==> run.sh <==
#!/bin/bash
# the make line also repeats each setting of config.mk as NAME=value (left out here)
make -C /OpenROAD-flow-scripts/flow DESIGN_CONFIG=/design/flow/config.mk WORK_HOME=/design/flow/orfs CLKGATE_MAP_FILE= finish
==> config.mk <==
export PLATFORM = sky130hd
export DESIGN_NAME = processor
export DESIGN_NICKNAME = processor
export VERILOG_FILES = /design/flow/design.v
export SDC_FILE = /design/flow/constraint.sdc
export NUM_CORES = 4
export LEC_CHECK = 0
export ABC_AREA = 1
export CAP_MARGIN = 40
export CELL_PAD_IN_SITES_DETAIL_PLACEMENT = 2
export CELL_PAD_IN_SITES_GLOBAL_PLACEMENT = 3
export CORE_MARGIN = 2
export CORE_UTILIZATION = 30
export MAX_ROUTING_LAYER = met5
export MIN_ROUTING_LAYER = met1
export SLEW_MARGIN = 40
export TNS_END_PERCENT = 80
==> constraint.sdc <==
create_clock -name core_clock -period 11.0 [get_ports {clk}]
set_input_delay 2.2000 -clock core_clock [delete_from_list [all_inputs] [get_ports {clk}]]
set_output_delay 2.2000 -clock core_clock [all_outputs]
set_load 0.01 [all_outputs]
==> design.v <==
`timescale 1ns / 1ps
module processor(clk,rst,ld,kernel,o_img_re,o_img_addr,i_img_data,
                 o_out_we,o_out_addr,o_out_data,o_complete);
input clk,rst,ld;
input [143:0] kernel;
output o_img_re;
output [16:0] o_img_addr;
input [7:0] i_img_data;
output o_out_we;
output [15:0] o_out_addr;
output [7:0] o_out_data;
output o_complete;
wire pc_ctrl_sig;
wire [31:0] new_pc,o_pc,o_instr;
wire [36:0] WB_DATA;
wire wb_en;
wire [2:0] o_ctrl_alu;
wire o_bse,o_rd_ctrl,o_en;
wire [5:0] o_funct;
wire [4:0] o_shift_amt;
wire [31:0] o_a,o_b,o_b_ex,o_se,o_aluout_ex,o_mem_data,o_aluout_mem;
wire [4:0] o_rd,o_rd_ex,o_rd_mem;
wire [2:0] o_ctrl_mux,o_ctrl_mux_ex;
wire complete;
assign o_complete = complete;
IF    instruction_fetch(clk,rst,ld,kernel,new_pc,pc_ctrl_sig,o_pc,o_instr,complete);
ID    instruction_decode(clk,rst,ld,wb_en,WB_DATA[36:32],WB_DATA[31:0],o_pc,o_instr,o_ctrl_alu,o_bse,o_funct,o_shift_amt,o_a,o_b,o_se,o_rd,o_ctrl_mux,new_pc,pc_ctrl_sig);
EX    execute(clk,rst,ld,o_ctrl_alu,o_bse,o_funct,o_shift_amt,o_a,o_b,o_se,o_rd,o_ctrl_mux,o_ctrl_mux_ex,o_aluout_ex,o_b_ex,o_rd_ex);
ME    memory (clk,rst,ld,o_ctrl_mux_ex,o_aluout_ex,o_rd_ex,o_img_re,o_img_addr,i_img_data,o_rd_ctrl,o_en,o_mem_data,o_aluout_mem,o_rd_mem);
MW    mem_write(o_ctrl_mux_ex,o_aluout_ex,o_b_ex,complete,o_out_we,o_out_addr,o_out_data);
WB    wirte_back(o_rd_ctrl,o_en,o_mem_data,o_aluout_mem,o_rd_mem,WB_DATA,wb_en);
endmodule
`timescale 1ns / 1ps
module p_c(clk,rst,ld,run,ppc,npc);
input clk,rst,ld,run;
input [31:0] ppc;
output reg [31:0] npc;
always @(posedge clk) begin
        if(rst | ld)
            npc <= 0;
        else if(run)
            npc <= ppc;
end
endmodule
module IRAM(mul_1,mul_2,mul_3,mul_4,mul_5,mul_6,mul_7,mul_8,mul_9,pc,instr);
input [15:0] mul_1,mul_2,mul_3,mul_4,mul_5,mul_6,mul_7,mul_8,mul_9;
input [31:0] pc;
output reg [31:0] instr;
localparam AAD   = 6'b000001,
           AADI  = 6'b000010,
           MULI  = 6'b000011,
           SUBI  = 6'b000100,
           BEQ   = 6'b000101,
           JUMP  = 6'b000110,
           STORE = 6'b000111,
           LOAD  = 6'b001000,
           NOOP  = 6'b001001;
localparam REG_0  = 5'b00000,
           REG_1  = 5'b00001,
           REG_2  = 5'b00010,
           REG_3  = 5'b00011,
           REG_4  = 5'b00100,
           REG_5  = 5'b00101,
           REG_6  = 5'b00110,
           REG_7  = 5'b00111,
           REG_8  = 5'b01000,
           REG_9  = 5'b01001,
           REG_10 = 5'b01010,
           REG_11 = 5'b01011,
           REG_12 = 5'b01100,
           REG_13 = 5'b01101,
           REG_14 = 5'b01110,
           REG_15 = 5'b01111,
           REG_16 = 5'b10000,
           REG_17 = 5'b10001,
           REG_18 = 5'b10010,
           REG_19 = 5'b10011,
           REG_20 = 5'b10100,
           REG_21 = 5'b10101,
           REG_22 = 5'b10110,
           REG_23 = 5'b10111,
           REG_24 = 5'b11000,
           REG_25 = 5'b11001,
           REG_26 = 5'b11010,
           REG_27 = 5'b11011,
           REG_28 = 5'b11100,
           REG_29 = 5'b11101,
           REG_30 = 5'b11110,
           REG_31 = 5'b11111;
always @(*) begin
            instr = {NOOP,REG_0 ,REG_0 ,16'b0000_0000_0000_0000};
            case (pc[31:2])
                0 : instr = {AADI,REG_0,REG_1,16'b0000_0000_0000_0000};      
                1 : instr = {AADI,REG_0,REG_2,16'b0000_0000_0000_0000};      
                2 : instr = {AADI,REG_0,REG_3,16'b0000_0000_0000_0000};      
                3 : instr = {AADI,REG_0,REG_4,16'b0000_0000_0000_0000};      
                4 : instr = {AADI,REG_0,REG_5,16'b0000_0000_0000_0000};      
                5 : instr = {AADI,REG_0,REG_6,16'b0000_0000_0000_0000};      
                6 : instr = {AADI,REG_0,REG_7,16'b0000_0000_0000_0000};      
                7 : instr = {AADI,REG_0,REG_8,16'b0000_0000_0000_0000};      
                8 : instr = {AADI,REG_0,REG_9,16'b0000_0000_0000_0000};      
                9 : instr = {AADI,REG_0,REG_10,16'b0000_0000_0000_0000};      
               10 : instr = {AADI,REG_0,REG_25,16'b0000_0000_0000_0000};      
               11 : instr = {AADI,REG_0,REG_26,16'b0000_0001_0000_0000};      
               12 : instr = {AADI,REG_0,REG_27,16'b0000_0000_0000_0000};      
               13 : instr = {AADI,REG_0,REG_28,16'b0000_0000_0000_0000};      
               14 : instr = {AADI,REG_0,REG_29,16'b0000_0000_0000_0000};      
               15 : instr = {AADI,REG_0,REG_30,16'b0000_0000_0000_0000};      
               16 : instr = {AADI,REG_0,REG_31,16'b0000_0000_0000_0000};      
               17 : instr = {NOOP,REG_0 ,REG_0 ,16'b0000_0000_0000_0000};      
               18 : instr = {NOOP,REG_0 ,REG_0 ,16'b0000_0000_0000_0000};      
               19 : instr = {NOOP,REG_0 ,REG_0 ,16'b0000_0000_0000_0000};      
               20 : instr = {NOOP,REG_0 ,REG_0 ,16'b0000_0000_0000_0000};      
               21 : instr = {NOOP,REG_0 ,REG_0 ,16'b0000_0000_0000_0000};      
               22 : instr = {MULI,REG_30,REG_29,16'b0000_0001_0000_0010};      
               23 : instr = {NOOP,REG_0 ,REG_0 ,16'b0000_0000_0000_0000};      
               24 : instr = {NOOP,REG_0 ,REG_0 ,16'b0000_0000_0000_0000};      
               25 : instr = {NOOP,REG_0 ,REG_0 ,16'b0000_0000_0000_0000};      
               26 : instr = {NOOP,REG_0 ,REG_0 ,16'b0000_0000_0000_0000};      
               27 : instr = {NOOP,REG_0 ,REG_0 ,16'b0000_0000_0000_0000};      
               28 : instr = {AAD ,REG_29,REG_31,REG_29,5'b00000,6'b000000};    
               29 : instr = {NOOP,REG_0 ,REG_0 ,16'b0000_0000_0000_0000};      
               30 : instr = {NOOP,REG_0 ,REG_0 ,16'b0000_0000_0000_0000};      
               31 : instr = {NOOP,REG_0 ,REG_0 ,16'b0000_0000_0000_0000};      
               32 : instr = {NOOP,REG_0 ,REG_0 ,16'b0000_0000_0000_0000};      
               33 : instr = {NOOP,REG_0 ,REG_0 ,16'b0000_0000_0000_0000};      
               34 : instr = {AADI,REG_29,REG_28,16'b0000_0001_0000_0010};      
               35 : instr = {AADI,REG_29,REG_27,16'b0000_0010_0000_0100};      
               36 : instr = {LOAD,REG_29,REG_1,16'b0000_0000_0000_0000};       
               37 : instr = {LOAD,REG_29,REG_2,16'b0000_0000_0000_0001};       
               38 : instr = {LOAD,REG_29,REG_3,16'b0000_0000_0000_0010};       
               39 : instr = {LOAD,REG_28,REG_4,16'b0000_0000_0000_0000};       
               40 : instr = {LOAD,REG_28,REG_5,16'b0000_0000_0000_0001};       
               41 : instr = {LOAD,REG_28,REG_6,16'b0000_0000_0000_0010};       
               42 : instr = {LOAD,REG_27,REG_7,16'b0000_0000_0000_0000};       
               43 : instr = {LOAD,REG_27,REG_8,16'b0000_0000_0000_0001};       
               44 : instr = {LOAD,REG_27,REG_9,16'b0000_0000_0000_0010};       
               45 : instr = {MULI,REG_1 ,REG_1,mul_1};                         
               46 : instr = {MULI,REG_2 ,REG_2,mul_2};                         
               47 : instr = {MULI,REG_3 ,REG_3,mul_3};                         
               48 : instr = {MULI,REG_4 ,REG_4,mul_4};                         
               49 : instr = {MULI,REG_5 ,REG_5,mul_5};                         
               50 : instr = {MULI,REG_6 ,REG_6,mul_6};                         
               51 : instr = {MULI,REG_7 ,REG_7,mul_7};                         
               52 : instr = {MULI,REG_8 ,REG_8,mul_8};                         
               53 : instr = {MULI,REG_9 ,REG_9,mul_9};                         
               54 : instr = {AAD ,REG_1 ,REG_2 ,REG_2 ,5'b00000,6'b000000};    
               55 : instr = {AAD ,REG_3 ,REG_4 ,REG_4 ,5'b00000,6'b000000};    
               56 : instr = {AAD ,REG_5 ,REG_6 ,REG_6 ,5'b00000,6'b000000};    
               57 : instr = {AAD ,REG_7 ,REG_8 ,REG_8 ,5'b00000,6'b000000};    
               58 : instr = {NOOP,REG_0 ,REG_0 ,16'b0000_0000_0000_0000};      
               59 : instr = {AAD ,REG_2 ,REG_9 ,REG_2 ,5'b00000,6'b000000};    
               60 : instr = {AAD ,REG_4 ,REG_6 ,REG_4 ,5'b00000,6'b000000};    
               61 : instr = {NOOP,REG_0 ,REG_0 ,16'b0000_0000_0000_0000};      
               62 : instr = {NOOP,REG_0 ,REG_0 ,16'b0000_0000_0000_0000};      
               63 : instr = {NOOP,REG_0 ,REG_0 ,16'b0000_0000_0000_0000};      
               64 : instr = {AAD ,REG_2 ,REG_8 ,REG_2 ,5'b00000,6'b000000};    
               65 : instr = {NOOP,REG_0 ,REG_0 ,16'b0000_0000_0000_0000};      
               66 : instr = {NOOP,REG_0 ,REG_0 ,16'b0000_0000_0000_0000};      
               67 : instr = {NOOP,REG_0 ,REG_0 ,16'b0000_0000_0000_0000};      
               68 : instr = {NOOP,REG_0 ,REG_0 ,16'b0000_0000_0000_0000};      
               69 : instr = {AAD ,REG_4 ,REG_2 ,REG_10 ,5'b00000,6'b000000};    
               70 : instr = {AADI ,REG_31 ,REG_31,16'b0000_0000_0000_0001};    
               71 : instr = {NOOP,REG_0 ,REG_0 ,16'b0000_0000_0000_0000};      
               72 : instr = {NOOP,REG_0 ,REG_0 ,16'b0000_0000_0000_0000};      
               73 : instr = {NOOP,REG_0 ,REG_0 ,16'b0000_0000_0000_0000};      
               74 : instr = {STORE,REG_25,REG_10 ,16'b0000_0000_0000_0000};    
               75 : instr = {AADI ,REG_25 ,REG_25,16'b0000_0000_0000_0001};    
               76 : instr = {BEQ  ,REG_31 ,REG_26,16'b0000_0000_0000_0011};    
               77 : instr = {NOOP,REG_0 ,REG_0 ,16'b0000_0000_0000_0000};      
               78 : instr = {NOOP,REG_0 ,REG_0 ,16'b0000_0000_0000_0000};      
               79 : instr = {JUMP , 26'b00_0000_0000_0000_0000_0001_0101};  
               80 : instr = {NOOP,REG_0 ,REG_0 ,16'b0000_0000_0000_0000};      
               81 : instr = {AADI ,REG_0 ,REG_31 ,16'b0000_0000_0000_0000};    
               82 : instr = {AADI ,REG_30 ,REG_30,16'b0000_0000_0000_0001};    
               83 : instr = {NOOP,REG_0 ,REG_0 ,16'b0000_0000_0000_0000};      
               84 : instr = {NOOP,REG_0 ,REG_0 ,16'b0000_0000_0000_0000};      
               85 : instr = {NOOP,REG_0 ,REG_0 ,16'b0000_0000_0000_0000};      
               86 : instr = {NOOP,REG_0 ,REG_0 ,16'b0000_0000_0000_0000};      
               87 : instr = {BEQ  ,REG_30 ,REG_26,16'b0000_0000_0000_0011};    
               88 : instr = {NOOP,REG_0 ,REG_0 ,16'b0000_0000_0000_0000};      
               89 : instr = {JUMP , 26'b00_0000_0000_0000_0000_0001_0101};  
               90 : instr = {NOOP,REG_0 ,REG_0 ,16'b0000_0000_0000_0000};      
               91 : instr = {NOOP,REG_0 ,REG_0 ,16'b0000_0000_0000_0000};      
               default : instr = {NOOP,REG_0 ,REG_0 ,16'b0000_0000_0000_0000};
            endcase
end
endmodule
module inc_pc(ppc,npc);
input  [31:0] ppc;
output [31:0] npc;
assign npc = ppc + 4;
endmodule
module if_mux(c_sig,inc_pc,jump_addr,pc);
input c_sig;
input [31:0] inc_pc;
input [31:0] jump_addr;
output reg [31:0] pc;
always @(*) begin
       case(c_sig)
             0 : pc = inc_pc;
             1 : pc = jump_addr;
             default : pc = inc_pc;
       endcase
end
endmodule
module IF(clk,rst,ld,kernel,new_pc,pc_ctrl_sig,o_pc,o_instr,comp);
input clk,rst,ld;
input [143:0] kernel;
input [31:0] new_pc;
input pc_ctrl_sig;
output reg [31:0] o_pc,o_instr;
output comp;
localparam NOOP_INSTR = {6'b001001,26'b0};
wire [31:0] ppc,npc,incre_pc;
wire [31:0] instr;
reg complete;
reg run;
reg [15:0] k1,k2,k3,k4,k5,k6,k7,k8,k9;
assign comp = complete;
always @(posedge clk) begin
      if(ld) begin
          k1 <= kernel[15:0];
          k2 <= kernel[31:16];
          k3 <= kernel[47:32];
          k4 <= kernel[63:48];
          k5 <= kernel[79:64];
          k6 <= kernel[95:80];
          k7 <= kernel[111:96];
          k8 <= kernel[127:112];
          k9 <= kernel[143:128];
      end
end
wire at_end = (npc[31:2] == 92);
always @(posedge clk) begin
      if(rst) begin
          run <= 0;
          complete <= 0;
      end
      else if(ld) begin
          run <= 1;
          complete <= 0;
      end
      else if(run & at_end) begin
          run <= 0;
          complete <= 1;
      end
end
p_c    pc(clk,rst,ld,run & ~at_end,ppc,npc);
IRAM   iram(k1,k2,k3,k4,k5,k6,k7,k8,k9,npc,instr);
inc_pc increment_pc(npc,incre_pc);
if_mux IF_mucx(pc_ctrl_sig,incre_pc,new_pc,ppc);
always @(posedge clk) begin
      if(rst | ld) begin
          o_pc <= 0;
          o_instr <= NOOP_INSTR;
      end
      else begin
          o_pc <= incre_pc;
          o_instr <= (run & ~at_end) ? instr : NOOP_INSTR;
      end
end
endmodule
`timescale 1ns / 1ps
module control_unit(opcode,c_sig);
input [5:0] opcode;
output reg [10:0]c_sig;
always @(*) begin
       case(opcode)
           1 : c_sig = 11'b0_0_0_0_0_000_0_0_1;  
           2 : c_sig = 11'b0_1_0_0_1_001_0_0_1;  
           3 : c_sig = 11'b0_1_0_0_1_010_0_0_1;  
           4 : c_sig = 11'b0_1_0_0_1_011_0_0_1;  
           5 : c_sig = 11'b1_0_1_0_0_111_0_0_0;  
           6 : c_sig = 11'b1_0_0_1_0_111_0_0_0;  
           7 : c_sig = 11'b0_1_0_0_1_001_0_1_0;  
           8 : c_sig = 11'b0_1_0_0_1_001_1_0_1;  
           default : c_sig = 11'b0_0_0_0_0_111_0_0_0;  
       endcase
end
endmodule
module sign_extend(in_1,out);
input [15:0] in_1;
output reg [31:0] out;
wire s_bit = in_1[15];
always @(*) begin
       out = {s_bit,{16{1'b0}},in_1[14:0]};
end
endmodule
module branch_npc_add(in_1,in_2,out);
input [31:0] in_1,in_2;
output reg [31:0] out;
always @(*) begin
     if(in_1[31] == in_2[31]) begin
           out[30:0] =   in_1[30:0] + in_2[30:0];
           out[31] = in_1[31];
     end
     else begin
          if(in_1[30:0] > in_2[30:0]) begin
                out[30:0] =   in_1[30:0] - in_2[30:0];
                out[31] = in_1[31];
          end
          else begin
                out[30:0] =   in_2[30:0] - in_1[30:0];
                out[31] = in_2[31];
          end
     end
end
endmodule
module regbank(clk,rs,rt,we,rd,i_data,a,b,comp_sig);
input clk;
input [4:0] rs,rt,rd;
input we;
input [31:0] i_data;
output reg [31:0] a,b;
output comp_sig;
reg [31:0] regs [0:31];
function exists;
input [4:0] n;
begin
      exists = (n >= 1 && n <= 10) || (n >= 25);
end
endfunction
always @(posedge clk) begin
      if(we && exists(rd))
            regs[rd] <= i_data;
end
always @(*) begin
      if(!exists(rs))
            a = 0;
      else if(we && rd == rs)
            a = i_data;
      else
            a = regs[rs];
      if(!exists(rt))
            b = 0;
      else if(we && rd == rt)
            b = i_data;
      else
            b = regs[rt];
end
assign comp_sig = (a == b);
endmodule
module ID(clk,rst,ld,i_we,i_rd,wb,i_pc,i_instr,o_ctrl_alu,o_bse,o_funct,o_shift_amt,o_a,o_b,o_se,o_rd,o_ctrl_mux,new_pc,pc_ctrl_sig);
input clk,rst,ld;
input i_we;
input [4:0]  i_rd;
input [31:0] wb;
input [31:0] i_pc,i_instr;
output reg [2:0] o_ctrl_alu;
output reg o_bse;
output reg [5:0] o_funct;
output reg [4:0] o_shift_amt;
output reg [31:0] o_a,o_b,o_se;
output reg [4:0] o_rd;
output reg [2:0] o_ctrl_mux;
output [31:0] new_pc;
output pc_ctrl_sig;
wire [10:0] c_sig;
wire [31:0] a,b,se,npc_se,npc_branch;
wire [4:0] rd;
wire comp_sig;
control_unit      cu(i_instr[31:26],c_sig);
regbank           reg_bank(clk,i_instr[25:21],i_instr[20:16],i_we,i_rd,wb,a,b,comp_sig);
sign_extend       sig_ext(i_instr[15:0],se);
assign rd = c_sig[9] ?  i_instr[20:16] : i_instr[15:11];
branch_npc_add bna({i_instr[15],{14{1'b0}},i_instr[14:0],2'b00},i_pc[31:0],npc_se);
assign npc_branch = (c_sig[8]&comp_sig) ? npc_se : i_pc[31:0];
assign new_pc = c_sig[7] ? {i_pc[31:28],i_instr[25:0],2'b00} : npc_branch;
assign pc_ctrl_sig = c_sig[10];
always @(posedge clk) begin
    o_ctrl_alu <= c_sig[5:3];
    o_bse <= c_sig[6];
    o_funct <= i_instr[5:0];
    o_shift_amt <= i_instr[10:6];
    o_a <= a;
    o_b <= b;
    o_se <= se;
    o_rd <= rd;
    if(rst | ld)
        o_ctrl_mux <= 3'b000;
    else
        o_ctrl_mux <= {c_sig[2],c_sig[1],c_sig[0]};
end
endmodule
`timescale 1ns / 1ps
module ctrl_alu(c_sig,i_func,i_shift_amt,func,shift_amt);
input [2:0]c_sig;
input [5:0] i_func;
input [4:0] i_shift_amt;
output reg [5:0] func;
output reg [4:0] shift_amt;
always @(*) begin
     shift_amt = i_shift_amt;
     case(c_sig)
          0 : func = i_func;       
          1 : func = 6'b0;         
          2 : func = 6'b000011;    
          3 : func = 6'b000001;    
          default : func = 6'b0;
     endcase
end
endmodule
module alu(func,shiftamt,a,b,o_data);
input [5:0] func;
input [4:0] shiftamt;
input [31:0] a,b;
output reg [31:0] o_data;
always @(*) begin
              o_data = 0;
              case(func)
                   0 : begin
                        if(a[31] == b[31]) begin
                             o_data[30:0] =   a[30:0] + b[30:0];
                             o_data[31] = a[31];
                        end
                       else begin
                            if(a[30:0] > b[30:0]) begin
                                  o_data[30:0] =   a[30:0] - b[30:0];
                                  o_data[31] =     a[31];
                            end
                       else begin
                                  o_data[30:0] =   b[30:0] - a[30:0];
                                  o_data[31] = b[31];
                       end
                  end
                   end
                   1 : o_data = a - b;
                   3 : begin
                         o_data[31]  = a[31]^b[31];
                         o_data[30:0]= a[30:0] * b[30:0];
                   end
                   4 : o_data = b >> shiftamt;
                   5 : o_data = b << shiftamt;
                   6 : o_data = a >> shiftamt;
                   7 : o_data = a << shiftamt;
                   default : o_data = 0;
              endcase
end
endmodule
module EX(clk,rst,ld,i_c_sig,i_bse,i_funct,i_shift_amt,i_a,i_b,i_se,i_rd,i_ctrl_mux,o_ctrl_mux,o_aluout,o_b,o_rd);
input clk,rst,ld;
input [2:0] i_c_sig;
input i_bse;
input [5:0] i_funct;
input [4:0] i_shift_amt;
input [31:0] i_a,i_b,i_se;
input [4:0] i_rd;
input [2:0] i_ctrl_mux;
output reg [2:0]  o_ctrl_mux;
output reg [31:0] o_aluout,o_b;
output reg [4:0]  o_rd;
wire [5:0] func;
wire [4:0] shift_amt;
wire [31:0] b_se,aluout;
ctrl_alu control_alu(i_c_sig,i_funct,i_shift_amt,func,shift_amt);
alu      ALU(func,shift_amt,i_a,b_se,aluout);
assign b_se = i_bse ? i_se : i_b;
always @(posedge clk) begin
      o_aluout   <= aluout;
      o_b        <= i_b;
      o_rd       <= i_rd;
      if(rst | ld)
            o_ctrl_mux <= 3'b000;
      else
            o_ctrl_mux <= i_ctrl_mux;
end
endmodule
`timescale 1ns / 1ps
module ME(clk,rst,ld,i_ctrl_mux_ex,i_aluout_ex,i_rd_ex,o_img_re,o_img_addr,i_img_data,o_rd_ctrl,o_en,o_mem_data,o_aluout_mem,o_rd_mem);
input clk,rst,ld;
input [2:0]  i_ctrl_mux_ex;
input [31:0] i_aluout_ex;
input [4:0]  i_rd_ex;
output o_img_re;
output [16:0] o_img_addr;
input [7:0] i_img_data;
output reg o_rd_ctrl,o_en;
output reg [31:0] o_mem_data,o_aluout_mem;
output reg [4:0] o_rd_mem;
assign o_img_re   = (i_ctrl_mux_ex[2:1] == 2);
assign o_img_addr = i_aluout_ex[16:0];
always @(posedge clk) begin
       o_rd_ctrl <= i_ctrl_mux_ex[2];
       if(rst | ld)
             o_en <= 1'b0;
       else
             o_en <= i_ctrl_mux_ex[0];
       o_mem_data <= {24'b0,i_img_data};
       o_aluout_mem <= i_aluout_ex;
       o_rd_mem <= i_rd_ex;
end
endmodule
module MW(i_ctrl_mux_ex,i_aluout_ex,i_b_ex,complete,o_we,o_addr,o_data);
input [2:0]  i_ctrl_mux_ex;
input [31:0] i_aluout_ex,i_b_ex;
input complete;
output o_we;
output [15:0] o_addr;
output reg [7:0] o_data;
assign o_we   = (i_ctrl_mux_ex[2:1] == 1) & ~complete;
assign o_addr = i_aluout_ex[15:0];
always @(*) begin
          if(i_b_ex[31] == 1)
              o_data = 8'b00000000;
          else if(i_b_ex >= 255)
              o_data = 8'b11111111;
          else
              o_data = i_b_ex[7:0];
end
endmodule
`timescale 1ns / 1ps
module WB(i_rd_ctrl,i_en,i_mem_data,i_aluout_mem,i_rd_mem,WB_DATA,o_we);
input i_rd_ctrl,i_en;
input [31:0] i_mem_data,i_aluout_mem;
input [4:0] i_rd_mem;
output [36:0] WB_DATA;
output o_we;
wire [31:0] data = i_rd_ctrl ? i_mem_data : i_aluout_mem;
assign WB_DATA = {i_rd_mem,data};
assign o_we = i_en;
endmodule
==> run summary, run 1 <==
Notes on the physical design

The register share of total power is 45.4%. The max-slew violation total from the final report is 0. Per the run summary, max-cap violations total 0.

Averaged over all synthesized cells, the footprint is approximately 8 um2. The gate count of the mapped netlist is 12200. The area growth from synthesis to layout is 15.3%. In this run the worst setup path terminates at execute.o_aluout[30]. The worst setup path is captured at a flip-flop.

The setup violation total in the final timing report is 0. At the end of routability-driven placement, the weighted congestion stood at 0.940. For this configuration, the core starts out at a cell density of 30.1%. In the final timing run, aggregate negative setup slack is 0 ps. The flow ran to the end and the layout has no timing, DRC or antenna violations. At the later pin of the worst-skew pair, clock insertion delay measures roughly 900 ps. The post-synthesis cell count from yosys is roughly 12000. The final clock period utilization by the worst path is approximately 84%.

The pin count of the biggest net entering global routing is 141. The report lists the number of standard-cell rows as 209. In this run, the synthesized area fraction spent on xor and xnor cells is recorded as 1.66%. The met1 track utilization from global routing is 41.1%. The multi-input combinational cells in the finished layout cover a total of ~0.05 mm2. The sequential power reported by the tool is 0.00638 W. Looking at the critical path, the single cell with the biggest stage delay is sky130_fd_sc_hd__clkinv_1. STA classifies the critical path startpoint as a flip-flop.

The average vias per placed instance is 5.32. Of all nets on the critical path, the largest fanout is 28. The critical path's top delay family is adder cells. The average routed wire per standard cell is 29.9 um.

Per the timing report, the most critical flop-to-flop path finishes at execute.o_aluout[30]. Of the synthesized area, sequential elements account for a little over two fifths. The largest incremental delay on the critical path is around 810 ps. The wire length after detailed routing is 510000 um. The worst slew slack as a fraction of its limit is 25.5%. In this run the post-CTS setup repair buffer count came out at 0.

Per the TritonCTS log, the buffer count is 194. By area the synthesized netlist is led by sky130_fd_sc_hd__edfxtp_1 (36%), sky130_fd_sc_hd__nand2_1 (14%), sky130_fd_sc_hd__fa_1 (7.9%).

For reference, the top cells by count after synthesis are sky130_fd_sc_hd__nand2_1 (3548), sky130_fd_sc_hd__nand3_1 (1401), sky130_fd_sc_hd__inv_1 (1182). The overall track demand over capacity in global routing is 30.4%. Note, the detailed placer reported a final HPWL of 358000 um. The floorplan die height is 574 um.

The total iterations of the first detailed-routing run is 5. The I/O pin count is 199. The total power density per cell area is 125 mW/mm2. Of the total power, combinational logic draws 8.1%. Setup repair after global routing left no endpoint under its margin.

The number of library cell types mapped by synthesis is 66. In this run the VDD rail shows a maximum IR drop of 0.115 mV. The post-route clock skew is around 74 ps. The timing report lists the critical path depth as 30 cells. The total area of sequential cells is 0.0414 mm2.

Data on the critical path arrives at its endpoint at around 10000 ps. The post-route minimum period is ~9200 ps. The count of library flops with an enable pin is 1168. The switching power total is roughly 0.0037 W.

TritonCTS built the clock tree. The share of synthesized cell area in and-or and or-and compound cells is 9.85%. In this run the worst hold path is classified as reg -> reg.

In this run the remaining antenna-violating nets after routing total 0. The H-tree was split into 4 levels. Counting every sink on the clock net gives approximately 1500.

The power consumed by the clock network is 0.00654 W. The root buffer cell chosen for the clock tree is sky130_fd_sc_hd__clkbuf_16. The Yosys warning count is 14. The relative contribution of the clock network to total power is 46.5%.

The switching portion of total power comes to a little over a quarter. The net count of the finished layout is 13400. The most used flip-flop cell is sky130_fd_sc_hd__edfxtp_1.

Internal power comes to 0.0104 W. Summing over every cut layer, the via total after detailed routing is 90900. On met3, the global router reports a usage of 3.45%. In this run, the synthesized area fraction spent on adder and majority cells is recorded as a little under an eighth.

The synthesis report gives the async set-or-reset register share as 0%. Hold repair after CTS inserted 0 buffers. For this run, design rule violations remaining after detail routing come to 0. Hold analysis shows the worst path with a depth of 0.

The flip-flop and latch count after synthesis is 1481. The library cell occupying the most area in the post-synthesis netlist is sky130_fd_sc_hd__edfxtp_1. The die is approximately 570 um wide. The count of instances resized after the clock tree is built is 0. Across all setup checks in the final design, the least slack found is 1760 ps. In the synthesized netlist, mux cells make up 0.226% of the area. For the pin with the worst max-slew slack, the measured transition is 1110 ps. The upper clock frequency limit is 108 MHz. The number of global-route vias before repair is just under 100k. Summing the areas of all and, or, nand and nor instances in the mapped netlist gives 26.3% of the synthesized area. Per the synthesis report, the single largest cell type by area occupies 36.0% of cell area.

The number of design-rule violations left by the first detailed-router iteration is 6365. The initial antenna violation count is 46. The start point of the worst hold path is instruction_decode.o_rd[0]. The static leakage is 48.6 nW. The sum of overflow across all layers after global routing is 0.

The global-route wire length before repair is 729000 um. For this run the top cell type by instance count after synthesis was sky130_fd_sc_hd__nand2_1. The number of cell instances on the worst register-to-register path is 30. The clock passes through at most 4 buffers. The number of warning messages in the logs is 156. The utilization after layout is 34.7%. For flop-to-flop paths, the worst setup slack is 1760 ps. The worst setup path startpoint is instruction_decode.o_shift_amt[1]. The die area is 0.329 mm2. The total standard cell area after synthesis is 0.0973 mm2. The critical path in this run is classified as reg -> reg.

The hold violation total from the final report is 0. The CTS clock-pin slew for the worst setup and hold paths is 60 ps. Counting both buffers and inverters, the worst setup path holds a total of 6.

Before CTS, the worst setup slack after placement is 1810 ps. The yosys stat chip area is 0.0973 mm2. In this run the tool buffered the top-level ports with about 200 buffer cells. The data required time at the worst endpoint is 11770 ps.

The group that draws the most power in this run is the clock network. The placeable core region is 0.323 mm2. The launch point of the worst reg-to-reg path is instruction_decode.o_shift_amt[1]. The total of fill cells in the finished design is around 37000. The met2 global-route usage is 50.9%. The worst min-delay path endpoint is execute.o_rd[0]. The dominant kind of combinational cell is simple AND/OR/NAND/NOR gates.

The global router reports that the layer with the highest usage is met2. Combinational power for this build is 0.00114 W.
==> per-stage QoR <==
| stage | hold WS (ps) | cell area, um2 | power (W) | cells |
|---|---|---|---|---|
| global placement | 316 | 106000 | 0.00758 | 16700 |
| CTS | 328 | 112000 | 0.0142 | 17100 |
| detailed placement | 314 | 106000 | 0.00762 | 16700 |
| global route | 335 | 112000 | 0.0145 | 17100 |
| finish | 325 | 112000 | 0.0141 | 17100 |
| floorplan | 310 | 99100 | 0.00705 | 12700 |
==> layout make-up <==
cell class,count,share of cell area (%)
Sequential cell,1481,36.9
Timing Repair Buffer,455,3.76
Clock inverter,101,0.927
Tap cell,4325,4.82
Inverter,1235,4.16
Multi-Input combinational cell,9218,44.7
Clock buffer,244,4.71
Antenna cell,11,0.0245
==> per-layer routing <==
layer  part of all wire, %  wire (um)  up-vias
met1                    45     232000    47700
met5                 0.020        103        -
met3                   4.3      22200      624
met4                   3.2      16200       16
li1                      -          -    40500
met2                    47     240000     2087
==> run 2: changes to the inputs <==
Settings changed: ABC_AREA 1 to 0, CAP_MARGIN 40 to 10, CELL_PAD_IN_SITES_DETAIL_PLACEMENT 2 to default, CELL_PAD_IN_SITES_GLOBAL_PLACEMENT 3 to default, CORE_ASPECT_RATIO from default to 1.29, CORE_MARGIN 2 to 5, CORE_UTILIZATION 30 to 58, CTS_CLUSTER_DIAMETER from default to 87, MAX_ROUTING_LAYER met5 to default, MIN_ROUTING_LAYER met1 to met2, SETUP_SLACK_MARGIN from default to -0.71, SLEW_MARGIN 40 to 20, TNS_END_PERCENT 80 to default.
Clock period 11.0 ns to 7.38 ns, I/O delays scaled along.
==> run summary, run 2 <==
Results of an implementation run.

The H-tree depth reported by CTS was 4 (unchanged). The synthesized-area fraction occupied by adder cells is 12.3% (was 11.3%). The placeable core region is 0.153 mm2 (was 0.323 mm2). The proportion of synthesized flip-flops having asynchronous set or reset is 0% (unchanged).

It got as far as global routing and failed there. The mux share of post-synthesis cell area was 16.2% (was 0.226%). The number of cells in the design after placement is 9940 (was 16700).

The most used flip-flop cell is sky130_fd_sc_hd__edfxtp_1 (unchanged). The number of hold-repair buffers added at the cts stage came to 0 (unchanged). The Yosys warning count is 14 (unchanged). The floorplan utilization is 58.4% (was 30.1%). The dominant kind of combinational cell is multiplexers (was simple AND/OR/NAND/NOR gates).

The yosys stat chip area is 0.0893 mm2 (was 0.0973 mm2). The library cell occupying the most area in the post-synthesis netlist is sky130_fd_sc_hd__edfxtp_1 (unchanged). The count of buffers inserted at the top-level ports is 198 (unchanged). The simple-gate area share of the yosys netlist came to 8.83% (was 26.3%). The post-synthesis cell count from yosys is 7279 (was 12200). Post-synth area hogs: sky130_fd_sc_hd__edfxtp_1 (38%), sky130_fd_sc_hd__mux4_2 (12%), sky130_fd_sc_hd__fa_1 (8.6%) (was sky130_fd_sc_hd__edfxtp_1 (36%), sky130_fd_sc_hd__nand2_1 (14%), sky130_fd_sc_hd__fa_1 (7.9%)). The per-instance average area after synthesis is 12.3 um2 (was 7.98 um2).

The count of instances resized after the clock tree is built was 0 (unchanged). The sequential cell area fraction in the yosys report was 45.5% (was 42.5%). The total standard cell area after synthesis is 0.0893 mm2 (was 0.0973 mm2). The floorplan die height is 456 um (was 574 um).

Most common library cells after synthesis: sky130_fd_sc_hd__edfxtp_1 (1144), sky130_fd_sc_hd__nor2_1 (591), sky130_fd_sc_hd__nand2_1 (546) (was sky130_fd_sc_hd__nand2_1 (3548), sky130_fd_sc_hd__nand3_1 (1401), sky130_fd_sc_hd__inv_1 (1182)). The number of buffers added by the clock tree synthesis step is 146 (was 194). The last weighted congestion value of the routability-driven placer came to 1.22 (was 0.940).

The area share of xor/xnor cells in the synthesized design is 2.04% (was 1.66%). The I/O pin count came to 199 (unchanged). The detailed-placement wirelength estimate came to 276000 um (was 358000 um). The worst slack after detailed placement is -450 ps (was 1810 ps). The flip-flop and latch count after synthesis is 1457 (was 1481). The top cell type's share of synthesized area is 38.5% (was 36.0%).

The cell with the most instances after synthesis is sky130_fd_sc_hd__edfxtp_1 (was sky130_fd_sc_hd__nand2_1). The number of library cell types mapped by synthesis is 102 (was 66). The total overflow left after global routing is 132. Status: did not finish (was timing/DRC/antenna clean). The maximum root-to-sink buffer count came to 3 (was 4). The gate count of the mapped netlist came to 7279 (was 12200). The tool reported: "[ERROR GRT-0116] Global routing finished with congestion. Check the congestion regions in the DRC Viewer".

The cell at the root of the clock tree is sky130_fd_sc_hd__clkbuf_16 (unchanged). The die area is 0.162 mm2 (was 0.329 mm2). The overall track demand over capacity in global routing is about 76%. The chip width is 355 um (was 574 um). The number of sinks handled by clock tree synthesis is 1457 (was 1481). The share of synthesized cell area in and-or and or-and compound cells came to 10.2% (was 9.85%). The standard-cell row count is 163 (was 209). The count of library flops with an enable pin is 1144 (was 1168). The number of setup buffers added after CTS is 0 (unchanged).
run 2: metrics by stage:
step | TNS [ps] | cell area (um2) | utilization (%)
floorplan | -1690 | 91000 | -
global placement | -1960 | 97800 | 64.0
detailed placement | -3150 | 97900 | 64.0
CTS | -3500 | 103000 | 67.2
run 2: routing by layer:
metal / overflow / track usage, %
met1: - / -
met2: 21 / 82.0
met3: 63 / 78.3
met4: 29 / 63.8
met5: 19 / 46.9
==> run 3: changes to the inputs <==
Settings changed: ABC_AREA 0 to default, CAP_MARGIN 10 to 20, CORE_ASPECT_RATIO 1.29 to default, CORE_MARGIN 5 to 2, CORE_UTILIZATION 58 to 57, CTS_CLUSTER_DIAMETER 87 to default, MIN_ROUTING_LAYER met2 to default, SETUP_SLACK_MARGIN -0.71 to default.
Clock period 7.38 ns to 7.18 ns, I/O delays scaled along.
==> run summary, run 3 <==
Notes on the physical design

The total standard cell area after synthesis came to 0.0893 mm2 (unchanged). The number of warning messages in the logs is between 100 and 150. The cell at the root of the clock tree was sky130_fd_sc_hd__clkbuf_16 (unchanged). The pin count of the biggest net entering global routing is 88.

The share of synthesized cell area in and-or and or-and compound cells is 10.2% (unchanged). The proportion of synthesized flip-flops having asynchronous set or reset is 0% (unchanged). The cell with the most instances after synthesis is sky130_fd_sc_hd__edfxtp_1 (unchanged). The relative contribution of the clock network to total power is 41.8%. The capturing point of the worst reg2reg path is execute.o_aluout[28]. The reg2reg setup slack is -110 ps. The buffers plus inverters on the worst setup path is 7. The hold violation total from the final report is 0. According to the finish report, the design has a final net count of 8926. The dominant kind of combinational cell is multiplexers (unchanged). The sequential power is 0.00963 W. The layout stage reports a final design area of 0.104 mm2. The cell with the most instances on the worst path is sky130_fd_sc_hd__fa_1. The last weighted congestion value of the routability-driven placer is 1.04 (was 1.22).

The maximum root-to-sink buffer count is 3 (unchanged). Post-route period utilization is reported as 101%. The worst setup path is launched from a flip-flop.

The count of non-filler cells in the finished layout is 10300. Summed over all layers, the global routing overflow is 0. The gate count of the mapped netlist is 7279 (unchanged). The overall track demand over capacity in global routing is between 40% and 50%. The floorplan utilization is 57.3% (was 58.4%). The top cell type's share of synthesized area is 38.5% (unchanged). The per-instance average area after synthesis is 12.3 um2 (unchanged). The tightest min-delay check is of the reg -> reg type. The yosys stat chip area came to 0.0893 mm2 (unchanged).

The number of global-route vias before repair is 67700. Counting I/O delays and the setup requirement, the final critical path takes 7290 ps. The mux share of post-synthesis cell area came to 16.2% (unchanged). Per the power-grid run, VDD falls by no more than 0.284 mV. The setup slack of the critical path after layout is -107 ps. The post-synthesis cell count from yosys is 7279 (unchanged). In the final report, the number of endpoints failing setup comes to 5. The footprint of the multi-input gates is 0.0470 mm2. Status: finished with violations (was did not finish). The floorplan die height is 400 um (was 456 um). The number of design-rule violations left by the first detailed-router iteration is 10300. Derived from the worst setup path, the maximum achievable clock frequency is about 140 MHz. The hold-critical path depth is 0. The max-slew violation total from the final report is 0. The library cell occupying the most area in the post-synthesis netlist is sky130_fd_sc_hd__edfxtp_1 (unchanged). The number of hold-repair buffers added at the cts stage came to 0 (unchanged). The number of cells in the design after placement is 10000 (was 9940). The simple-gate area share of the yosys netlist was 8.83% (unchanged).

Net switching is roughly 24% of the power. The worst setup path startpoint is instruction_decode.o_bse. The placed instance area is 0.0979 mm2 (about the same). The global-route wire length before repair is 475000 um.

Per the layout area report, the register area comes to ~0.041 mm2. The CTS clock-pin slew for the worst setup and hold paths is 60 ps. The count of library flops with an enable pin came to 1144 (unchanged).

The total of fill cells in the finished design is 11600. As reported, the later end of the worst-skew pair has a clock insertion delay of 850 ps. The worst register-to-register path begins at instruction_decode.o_bse. The area share of xor/xnor cells in the synthesized design is 2.04% (unchanged). The remaining antenna violation count after routing is 0.

The largest part of the power goes to registers. The most used flip-flop cell was sky130_fd_sc_hd__edfxtp_1 (unchanged). The data arrival time at the worst-slack endpoint is 8030 ps.

The timing report lists the critical path depth as 29 cells. The worst-margin pin slew is 1330 ps. The flip-flop and latch count after synthesis came to 1457 (unchanged).

The path type of the worst setup path is reg -> reg. The number of sinks handled by clock tree synthesis was 1457 (unchanged). According to the timing report, the critical path is captured at execute.o_aluout[28].

The standard-cell row count is 145 (was 163). The synthesized-area fraction occupied by adder cells is 12.3% (unchanged). The DRC violation total left in the routed layout is recorded as 0. The worst slew slack as a fraction of its limit is 11.3%. The number of buffers added by the clock tree synthesis step was 152 (was 146).

The top fanout value on the critical path is 6. The sequential cell area fraction in the yosys report is 45.5% (unchanged). The initial antenna violation count is 18. The number of maximum-capacitance violations recorded for the run is 0. In this run the power spent charging and discharging nets is around 0.0046 W.

The kind of cell with the highest combined delay along the critical path is adder cells. The die area came to 0.160 mm2 (was 0.162 mm2). Per STA, the highest per-stage delay on the worst path measures 540 ps. In this run the most critical hold path is launched from execute.o_aluout[18]. Most common library cells after synthesis: sky130_fd_sc_hd__edfxtp_1 (1144), sky130_fd_sc_hd__nor2_1 (591), sky130_fd_sc_hd__nand2_1 (546) (unchanged). The total internal power is roughly 0.015 W. Of the total power, combinational logic draws between 7 and 8%. The detailed-placement wirelength estimate is 240000 um (was 276000 um).

The post-route clock skew is a little under 80 ps. STA shows the worst min-delay path finishing at memory.o_aluout_mem[18]. The total iterations of the first detailed-routing run is 6. The count of buffers inserted at the top-level ports is 198 (unchanged). Combinational cells consume a total of 0.00150 W. Summed over the clock group, the power is between 0.008 and 0.009 W. The I/O pin count was 199 (unchanged).

Dividing total power by cell area gives a power density of around 180 mW/mm2. Looking at the power breakdown, sequential logic takes about half of the total. The checks that failed: negative setup slack. The H-tree depth reported by CTS came to 4 (unchanged). Post-synth area hogs: sky130_fd_sc_hd__edfxtp_1 (38%), sky130_fd_sc_hd__mux4_2 (12%), sky130_fd_sc_hd__fa_1 (8.6%) (unchanged).

The clock tree from TritonCTS is yes. The endpoint class of the critical path is a flip-flop. The wire length after detailed routing is 335000 um.

The number of library cell types mapped by synthesis is 102 (unchanged). The placeable core region is 0.156 mm2 (was 0.153 mm2). The Yosys warning count is 14 (unchanged). The average vias per placed instance is 6.65. After detailed routing, the average wire length per cell comes to 32.4 um.

The area growth from synthesis to layout is 16.5%. Setup repair after global routing could not meet its margin everywhere. The chip width is 400 um (was 355 um). For this design, the slowest cell found on the critical path is sky130_fd_sc_hd__fa_2. The number of vias after detailed routing is around 70000. The static leakage is 39.4 nW. The number of cell instances on the worst register-to-register path is 29.

The OpenROAD report gives the critical path a required time of 7920 ps.
[run 3: metrics by stage]
step | setup slack [ps] | total power (W) | setup TNS [ps] | utilization, % | hold WS, ps
after floorplan | 6.01 | 0.0105 | 0 | - | 310
after global placement | -421 | 0.0112 | -3140 | 62.8 | 313
after detailed placement | -488 | 0.0112 | -4110 | 62.8 | 312
after CTS | -121 | 0.0191 | -246 | 66.5 | 326
after global routing | -319 | 0.0196 | -1700 | 66.8 | 327
final | -107 | 0.0191 | -274 | 66.8 | 326
[run 3: routing by layer]
layer	wire, um	up-vias	GRT usage (%)
met3	44700	1069	12.7
met1	123000	34300	55.8
met4	21200	14	21.4
li1	-	28300	-
met2	146000	4932	61.8
met5	88	-	0
[run 3: area by class of cell]
| cell class | instances | share of cell area (%) |
|---|---|---|
| antenna | 5 | 0.0120 |
| clock inverter | 90 | 0.960 |
| clock buffer | 192 | 3.96 |
| multi-input combinational | 5253 | 45.2 |
| timing repair buffer | 743 | 6.47 |
| tap | 2058 | 2.47 |
| inverter | 517 | 1.88 |
| sequential | 1457 | 39.1 |
[run 3: what timing repair did]
action	4_1_cts	5_1_grt
gates cloned	3	0
pin swaps	56	84
resized	76	96
setup buffers	20	10
endpoints found under the setup margin	13	15
==> run 4: changes to the inputs <==
Settings changed: CORE_UTILIZATION 57 to 40.
Clock period 7.18 ns to 11.0 ns, I/O delays scaled along.
==> run summary, run 4 <==
Notes on the physical design

The last weighted congestion value of the routability-driven placer is 1.03 (was 1.04). The critical path depth in cells is 22 (was 29). The hold-critical path depth is 0 (unchanged). The global-route wire length before repair is 481000 um (was 475000 um).

The data arrival time at the worst-slack endpoint is 9870 ps (was 8030 ps). The endpoint class of the critical path was a flip-flop (unchanged). The sequential cell area fraction in the yosys report is 45.5% (unchanged). The critical-path cell with the highest stage delay was sky130_fd_sc_hd__mux2i_1 (was sky130_fd_sc_hd__fa_2). Unrepaired setup endpoints after global routing: no (was yes). The floorplan die height was 476 um (was 400 um). The capturing point of the worst reg2reg path is execute.o_aluout[29] (was execute.o_aluout[28]).

The clock tree from TritonCTS is yes (unchanged). The area growth from synthesis to layout is 13.8% (was 16.5%). The finished layout cell area came to 0.102 mm2 (was 0.104 mm2). The number of warning messages in the logs is 124 (was 125). The gate count of the mapped netlist is 7279 (unchanged). The number of cell instances on the worst register-to-register path is 22 (was 29). The tally of max-capacitance violations was 0 (unchanged). The post-synthesis cell count from yosys is 7279 (unchanged). The dominant kind of combinational cell is multiplexers (unchanged).

The top cell type's share of synthesized area is 38.5% (unchanged). The total internal power is 0.00964 W (was 0.0145 W). The power in combinational cells came to 0.000921 W (was 0.00150 W). The register share of total power is 49.7% (was 50.3%). The H-tree depth reported by CTS was 4 (unchanged). The cell at the root of the clock tree is sky130_fd_sc_hd__clkbuf_16 (unchanged).

The CTS clock-pin slew for the worst setup and hold paths is 70 ps (was 60 ps). The upper clock frequency limit was 109 MHz (was 137 MHz). The floorplan utilization is 40.2% (was 57.3%). In this run the critical path is formed by buf_4, mux2_2, clkinv_1, nor2_1, fa_1, fa_1, fa_1, inv_1, fa_1, fa_1, fa_1, inv_1, fa_1, fa_1, ha_1, nor2_1, mux2i_1, o22ai_1, a21oi_1, o21ai_0, a221oi_1, nand2_1.

The post-route clock skew is 52.7 ps (was 77.8 ps). The wire length after detailed routing is 339000 um (was 335000 um). The flip-flop and latch count after synthesis came to 1457 (unchanged). The class of the worst hold path is reg -> reg (unchanged). The number of setup buffers added after CTS came to 0 (was 20). Status: timing/DRC/antenna clean (was finished with violations). The cell with the most instances on the worst path is sky130_fd_sc_hd__fa_1 (unchanged).

The count of buffers inserted at the top-level ports is 198 (unchanged). The worst slew slack as a fraction of its limit is 19.5% (was 11.3%). The reg2reg setup slack is 1800 ps (was -110 ps). The count of instances resized after the clock tree is built is 0 (was 76). The sequential power is 0.00629 W (was 0.00963 W). The post-route setup TNS is 0 ps (was -274 ps).

The relative contribution of the clock network to total power is 43.1% (was 41.8%). The hold violation total from the final report is 0 (unchanged). The switching part of the total is 23.9% (was 24.1%). The synthesized-area fraction occupied by adder cells came to 12.3% (unchanged). The worst min-delay path endpoint is execute.o_rd[1] (was memory.o_aluout_mem[18]). The switching power total is 0.00303 W (was 0.00462 W). The pin count of the biggest net entering global routing is 111 (was 88).

The standard-cell row count was 173 (was 145). The element type at the critical path start is a flip-flop (unchanged). The largest vdd supply drop was 0.185 mV (was 0.284 mV). The total power density per cell area came to 125 mW/mm2 (was 184 mW/mm2).

The number of sinks handled by clock tree synthesis is 1457 (unchanged). The per-instance average area after synthesis was 12.3 um2 (unchanged). The worst setup path startpoint is instruction_decode.o_bse (unchanged). The worst-margin pin slew is 1200 ps (was 1330 ps).

The setup violation total in the final timing report was 0 (was 5). The average routed wire per standard cell is 31.0 um (was 32.4 um). The total standard cell area after synthesis is 0.0893 mm2 (unchanged). The count of library flops with an enable pin came to 1144 (unchanged).

The number of design-rule violations left by the first detailed-router iteration is 8313 (was 10300). The number of library cell types mapped by synthesis is 102 (unchanged). The DRC violations left was 0 (unchanged). The mux share of post-synthesis cell area is 16.2% (unchanged). The initial antenna violation count was 24 (was 18).

The start point of the worst hold path is instruction_decode.o_rd[1] (was execute.o_aluout[18]). The number of global-route vias before repair was 65900 (was 67700). The die area came to 0.227 mm2 (was 0.160 mm2). The placeable core region came to 0.222 mm2 (was 0.156 mm2). The net count of the finished layout was 8594 (was 8926). The buffers plus inverters on the worst setup path is 4 (was 7).

The final clock period utilization by the worst path was 83.6% (was 101%). The average vias per placed instance is 6.07 (was 6.65). The static leakage is 37.5 nW (was 39.4 nW). The area share of xor/xnor cells in the synthesized design came to 2.04% (unchanged).

The end point of the critical path is execute.o_aluout[29] (was execute.o_aluout[28]). The max-slew violation total from the final report is 0 (unchanged). The Yosys warning count is 14 (unchanged). The path type of the worst setup path is reg -> reg (unchanged). The placed instance area came to 0.0962 mm2 (was 0.0979 mm2). The share of synthesized cell area in and-or and or-and compound cells came to 10.2% (unchanged). The number of buffers added by the clock tree synthesis step is 161 (was 152). The post-route minimum period came to 9200 ps (was 7290 ps). The cell with the most instances after synthesis is sky130_fd_sc_hd__edfxtp_1 (unchanged).

The most used flip-flop cell is sky130_fd_sc_hd__edfxtp_1 (unchanged). The number of hold-repair buffers added at the cts stage is 0 (unchanged). The number of vias after detailed routing is 66300 (was 68600). The I/O pin count is 199 (unchanged).

The top fanout value on the critical path is 28 (was 6). Post-synth area hogs: sky130_fd_sc_hd__edfxtp_1 (38%), sky130_fd_sc_hd__mux4_2 (12%), sky130_fd_sc_hd__fa_1 (8.6%) (unchanged).

The maximum root-to-sink buffer count is 3 (unchanged). Most common library cells after synthesis: sky130_fd_sc_hd__edfxtp_1 (1144), sky130_fd_sc_hd__nor2_1 (591), sky130_fd_sc_hd__nand2_1 (546) (unchanged). The yosys stat chip area is 0.0893 mm2 (unchanged). The library cell occupying the most area in the post-synthesis netlist is sky130_fd_sc_hd__edfxtp_1 (unchanged).

The proportion of synthesized flip-flops having asynchronous set or reset was 0% (unchanged). The total of fill cells in the finished design was 20300 (was 11600). The critical path's top delay family is adder cells (unchanged). The data required time at the worst endpoint is 11670 ps (was 7920 ps). The detailed-placement wirelength estimate came to 238000 um (was 240000 um).

The power consumed by the clock network is 0.00545 W (was 0.00801 W). The overall track demand over capacity in global routing is 29.3% (was 41.7%). The remaining antenna violation count after routing came to 0 (unchanged). The total iterations of the first detailed-routing run is 8 (was 6). The largest incremental delay on the critical path is 740 ps (was 540 ps). The chip width is 476 um (was 400 um). The simple-gate area share of the yosys netlist is 8.83% (unchanged).

The biggest power consumer among the groups is registers (unchanged). The combinational share of power is 7.3% (was 7.8%). The launch point of the worst reg-to-reg path is instruction_decode.o_bse (unchanged). The clock latency on the worst-skew pair is 830 ps (was 850 ps). The sum of overflow across all layers after global routing is 0 (unchanged).
==> run 4: per-stage QoR <==
stage | std cells | utilization [%] | total power (W) | hold WS (ps) | setup WS, ps
global route | 10900 | 45.7 | 0.0130 | 330 | 1530
detailed placement | 10600 | 43.3 | 0.00730 | 314 | 2090
floorplan | 7734 | - | 0.00687 | 310 | 3200
CTS | 10900 | 45.7 | 0.0127 | 324 | 2000
global placement | 10600 | 43.3 | 0.00728 | 315 | 2120
finish | 10900 | 45.7 | 0.0127 | 317 | 1800
==> run 4: cell type report <==
class	instances	area [um2]	area share, %
Clock buffer	200	4370	4.31
Clock inverter	98	917	0.903
Tap cell	2975	3720	3.66
Inverter	517	1940	1.91
Timing Repair Buffer	402	3550	3.50
Sequential cell	1457	40700	40.0
Multi-Input combinational cell	5253	46400	45.7
Antenna cell	15	37.5	0.0369
==> run 4: layer usage <==
layer | track usage (%) | routed length (um) | share of wire (%) | vias up
li1 | - | - | - | 27700
met1 | 38.9 | 132000 | 39 | 33900
met2 | 44.7 | 152000 | 45 | 3877
met3 | 7.03 | 35000 | 10 | 804
met4 | 14.6 | 19200 | 5.7 | 12
met5 | 0 | 86 | 0.025 | -
==> run 5: changes to the inputs <==
Settings changed: CAP_MARGIN 20 to 40, CORE_UTILIZATION 40 to 72, CTS_CLUSTER_DIAMETER from default to 50, CTS_CLUSTER_SIZE from default to 13, PLACE_DENSITY_LB_ADDON from default to 0.03, SETUP_SLACK_MARGIN from default to 1.03.
Clock period 11.0 ns to 3.56 ns, I/O delays scaled along.
==> run summary, run 5 <==
Results of an implementation run.

Status: did not finish (was timing/DRC/antenna clean). Progress stopped at global routing. The first error in the log reads "[ERROR GRT-0116] Global routing finished with congestion. Check the congestion regions in the DRC Viewer".

The dominant kind of combinational cell is multiplexers (unchanged). The last weighted congestion value of the routability-driven placer came to 1.13 (was 1.03). The number of buffers added by the clock tree synthesis step was 145 (was 161). Post-synth area hogs: sky130_fd_sc_hd__edfxtp_1 (38%), sky130_fd_sc_hd__mux4_2 (12%), sky130_fd_sc_hd__fa_1 (8.6%) (unchanged). Most common library cells after synthesis: sky130_fd_sc_hd__edfxtp_1 (1144), sky130_fd_sc_hd__nor2_1 (591), sky130_fd_sc_hd__nand2_1 (546) (unchanged). The area share of xor/xnor cells in the synthesized design came to 2.04% (unchanged).

The flip-flop and latch count after synthesis is 1457 (unchanged). The number of hold-repair buffers added at the cts stage is 0 (unchanged). The per-instance average area after synthesis is 12.3 um2 (unchanged). The number of sinks handled by clock tree synthesis is 1457 (unchanged). The post-synthesis cell count from yosys is 7279 (unchanged). The count of library flops with an enable pin came to 1144 (unchanged).

The Yosys warning count came to 14 (unchanged). The cell with the most instances after synthesis is sky130_fd_sc_hd__edfxtp_1 (unchanged). The standard-cell row count came to 129 (was 173). The floorplan die height was 356 um (was 476 um). The overall track demand over capacity in global routing is 99.1%.

The number of library cell types mapped by synthesis is 102 (unchanged). The chip width is 356 um (was 476 um). The top cell type's share of synthesized area is 38.5% (unchanged).

The number of cells in the design after placement came to 10600 (about the same). The synthesized-area fraction occupied by adder cells is 12.3% (unchanged). The sequential cell area fraction in the yosys report is 45.5% (unchanged). The gate count of the mapped netlist is 7279 (unchanged). The H-tree depth reported by CTS came to 4 (unchanged). The share of synthesized cell area in and-or and or-and compound cells is 10.2% (unchanged). The cell at the root of the clock tree is sky130_fd_sc_hd__clkbuf_16 (unchanged). The total standard cell area after synthesis is 0.0893 mm2 (unchanged).

The sum of overflow across all layers after global routing is 7013. The maximum root-to-sink buffer count was 3 (unchanged). The most used flip-flop cell is sky130_fd_sc_hd__edfxtp_1 (unchanged). The proportion of synthesized flip-flops having asynchronous set or reset was 0% (unchanged). The simple-gate area share of the yosys netlist is 8.83% (unchanged). The placed instance area is 0.107 mm2 (was 0.0962 mm2). The placeable core region is 0.123 mm2 (was 0.222 mm2). The floorplan utilization is 72.4% (was 40.2%). The I/O pin count is 199 (unchanged).

The detailed-placement wirelength estimate is 294000 um (was 238000 um). The yosys stat chip area is 0.0893 mm2 (unchanged). The die area came to 0.127 mm2 (was 0.227 mm2). The library cell occupying the most area in the post-synthesis netlist is sky130_fd_sc_hd__edfxtp_1 (unchanged). The mux share of post-synthesis cell area is 16.2% (unchanged). The count of buffers inserted at the top-level ports came to 198 (unchanged).
## run 5: routing by layer
metal,global-route usage [%],overflow
met5,75.0,88
met4,103,1573
met2,114,4409
met1,92.9,471
met3,88.2,472
## run 5: what timing repair did
action                     in CTS
buffers inserted              107
setup endpoints to repair     245
gates resized                 594
cloned                          8
pin swaps                     122
## run 5: metrics by stage
stage	setup slack [ps]	hold slack [ps]
after floorplan	-3220	310
after global placement	-4150	310
after detailed placement	-4300	316
after CTS	-3620	309
==> run 6: changes to the inputs <==
Settings changed: CAP_MARGIN 40 to 20, CORE_UTILIZATION 72 to 39, CTS_CLUSTER_DIAMETER 50 to default, CTS_CLUSTER_SIZE 13 to 29, GPL_TIMING_DRIVEN from default to 1, HOLD_SLACK_MARGIN from default to 0.28, MAX_ROUTING_LAYER from default to met5, PLACE_DENSITY_LB_ADDON 0.03 to default, SETUP_SLACK_MARGIN 1.03 to default, TNS_END_PERCENT from default to 75.
Clock period 3.56 ns to 4.54 ns, I/O delays scaled along.
==> run summary, run 6 <==
Notes on the physical design

Status: finished with violations (was did not finish). A clean result was blocked by negative setup slack. The H-tree depth reported by CTS came to 4 (unchanged). The number of global-route vias before repair is 71600.

The initial antenna violation count is 22. STA classifies the critical path startpoint as a flip-flop. The hold-critical path depth is 0. The count of buffers inserted at the top-level ports is 198 (unchanged). The static leakage is 44.0 nW. The routed layout has 70900 vias. The number of sinks handled by clock tree synthesis is 1457 (unchanged). The utilization after layout is 50.3%. The net count of the finished layout is 9759. The buffers plus inverters on the worst setup path is 7. Setup slack on the critical path of the routed design comes to -2750 ps. The chip width is 482 um (was 356 um).

Per STA, the worst path accumulates the most delay in the family adder cells. Subtracting the final worst setup slack from the clock period gives approximately 7300 ps. Measured against its own limit, the worst slew margin works out to 19.5%. The area growth from synthesis to layout is 28.3%. The number of design-rule violations left by the first detailed-router iteration is 8554. The gate count of the mapped netlist is 7279 (unchanged). The data arrival time at the worst-slack endpoint is 7990 ps. The power in combinational cells is around 0.0029 W.

Looking at the power breakdown, sequential logic takes between 40% and 50% of the total. The placeable core region is 0.227 mm2 (was 0.123 mm2). Per STA, the library cell used most along the worst path is sky130_fd_sc_hd__fa_1. The standard-cell row count is 175 (was 129). The class of the worst hold path is reg -> reg. Per the timing report, the most critical flop-to-flop path finishes at execute.o_aluout[23]. The data required time at the worst endpoint is 5240 ps. The I/O pin count is 199 (unchanged). The proportion of synthesized flip-flops having asynchronous set or reset is 0% (unchanged). The global-route wire length before repair is between 500000 and 600000 um. Total power normalized to cell area comes to roughly 280 mW/mm2. The worst setup path is captured at a flip-flop. STA lists the startpoint of the worst hold path as execute.o_aluout[31]. The floorplan utilization is 39.2% (was 72.4%). The worst-margin pin slew is between 1000 and 1500 ps.

The maximum root-to-sink buffer count was 3 (unchanged). The number of warning messages in the logs is 124. Switching power as a fraction of the total was reported as 24.3%.

Of all power groups, the one with the highest power is registers. In the log, the iteration count for the first detailed-route pass is 6. The die area is 0.233 mm2 (was 0.127 mm2). After clock tree synthesis, the clock-pin slew on the worst setup and hold paths is ~70 ps. The post-route clock skew is ~59 ps.

The most used flip-flop cell is sky130_fd_sc_hd__edfxtp_1 (unchanged). The floorplan die height is 482 um (was 356 um). Post-route period utilization is reported as 161%.

The total of fill cells in the finished design is between 20000 and 25000. Timing would allow up to 137 MHz. The share of synthesized cell area in and-or and or-and compound cells is 10.2% (unchanged).

The top cell type's share of synthesized area was 38.5% (unchanged). Post-synth area hogs: sky130_fd_sc_hd__edfxtp_1 (38%), sky130_fd_sc_hd__mux4_2 (12%), sky130_fd_sc_hd__fa_1 (8.6%) (unchanged). The worst-case IR drop observed on VDD is 0.384 mV.

The number of buffers added by the clock tree synthesis step is 160 (was 145). The Yosys warning count was 14 (unchanged). The cell at the root of the clock tree was sky130_fd_sc_hd__clkbuf_16 (unchanged). The mux share of post-synthesis cell area is 16.2% (unchanged). The library cell occupying the most area in the post-synthesis netlist is sky130_fd_sc_hd__edfxtp_1 (unchanged). The synthesized-area fraction occupied by adder cells is 12.3% (unchanged). TritonCTS built the clock tree. The remaining antenna violation count after routing is 0. The clock latency on the worst-skew pair is 850 ps.

The sum of overflow across all layers after global routing is 0. The setup violation total in the final timing report is around 46. The overall track demand over capacity in global routing is 31.4%. The count of library flops with an enable pin is 1144 (unchanged). Entering global routing, the biggest net connects 86 pins. The per-instance average area after synthesis is 12.3 um2 (unchanged). The last weighted congestion value of the routability-driven placer is 1.03 (was 1.13). The end point of the critical path is execute.o_aluout[23]. The wire length after detailed routing is 369000 um. The critical-path cell with the highest stage delay is sky130_fd_sc_hd__fa_2.

The area share of xor/xnor cells in the synthesized design was 2.04% (unchanged). The number of library cell types mapped by synthesis is 102 (unchanged). The power report lists the clock group at 0.0135 W. Tracing the worst setup path back leads to its startpoint at instruction_decode.o_bse. The detailed-placement wirelength estimate is 281000 um (was 294000 um). Most common library cells after synthesis: sky130_fd_sc_hd__edfxtp_1 (1144), sky130_fd_sc_hd__nor2_1 (591), sky130_fd_sc_hd__nand2_1 (546) (unchanged). The cell with the most instances after synthesis is sky130_fd_sc_hd__edfxtp_1 (unchanged). The setup path with the least slack is of type reg -> reg. Setup repair after global routing could not meet its margin everywhere. The dominant kind of combinational cell is multiplexers (unchanged).

The simple-gate area share of the yosys netlist is 8.83% (unchanged). The post-layout total power is 0.0316 W. The yosys stat chip area is 0.0893 mm2 (unchanged). The worst-case reg-to-reg setup slack stands at -2750 ps. The worst register-to-register path has a depth of 25. The sequential power is 0.0152 W. The timing report gives the biggest stage delay along the critical path as 590 ps. The DRC violations left is 0. The final timing report lists a hold violation count of 0.

The worst slack after detailed placement is -3740 ps (was -4300 ps). The combinational share of power is under 10%. The relative contribution of the clock network to total power is 42.8%. The top fanout value on the critical path is 7.

The launch point of the worst register-to-register path is recorded as instruction_decode.o_bse. The total standard cell area after synthesis is 0.0893 mm2 (unchanged). The worst min-delay path endpoint is memory.o_aluout_mem[31].

The sequential cell area fraction in the yosys report is 45.5% (unchanged). The average routed wire per standard cell is 30.5 um. The tally of max-capacitance violations is 0. The average vias per placed instance is a little under 6.

The critical path depth in cells is 25. Internal power comes to roughly 0.024 W. The post-synthesis cell count from yosys is 7279 (unchanged). The flip-flop and latch count after synthesis came to 1457 (unchanged). The max-slew violation total from the final report is 0.

Per the OpenROAD power report, switching power amounts to roughly 0.0077 W.
run 6: cell type report:
type / instances / area [um2] / area share (%)
multi-input combinational: 5254 / 48500 / 42.3
antenna: 10 / 25.0 / 0.0218
tap: 3009 / 3760 / 3.29
timing repair buffer: 1567 / 14200 / 12.4
clock buffer: 199 / 4260 / 3.72
clock inverter: 97 / 1160 / 1.01
inverter: 517 / 1990 / 1.74
sequential: 1457 / 40700 / 35.5
run 6: what timing repair did:
item	in CTS	in global routing
resized	293	129
endpoints found under the setup margin	62	62
hold buffers	0	0
gates cloned	6	2
pin swaps	80	89
buffers inserted	93	45
run 6: per-stage QoR:
step	cell area [um2]	hold slack, ps	TNS, ps	instances
after CTS	113000	325	-56480	12100
after global routing	115000	331	-65050	12100
after global placement	106000	315	-74350	11700
after floorplan	91800	310	-39050	7734
final	115000	325	-57630	12100
after detailed placement	106000	312	-75760	11700
run 6: layer usage:
layer	vias up	share of wire [%]	global-route usage (%)
met5	-	0.0057	0
met4	4	6.8	18.0
met3	920	8.5	5.80
met2	3874	46	49.4
met1	36100	39	40.6
li1	30000	-	-
No activity file was given, so power comes from the tool's default toggle rates.
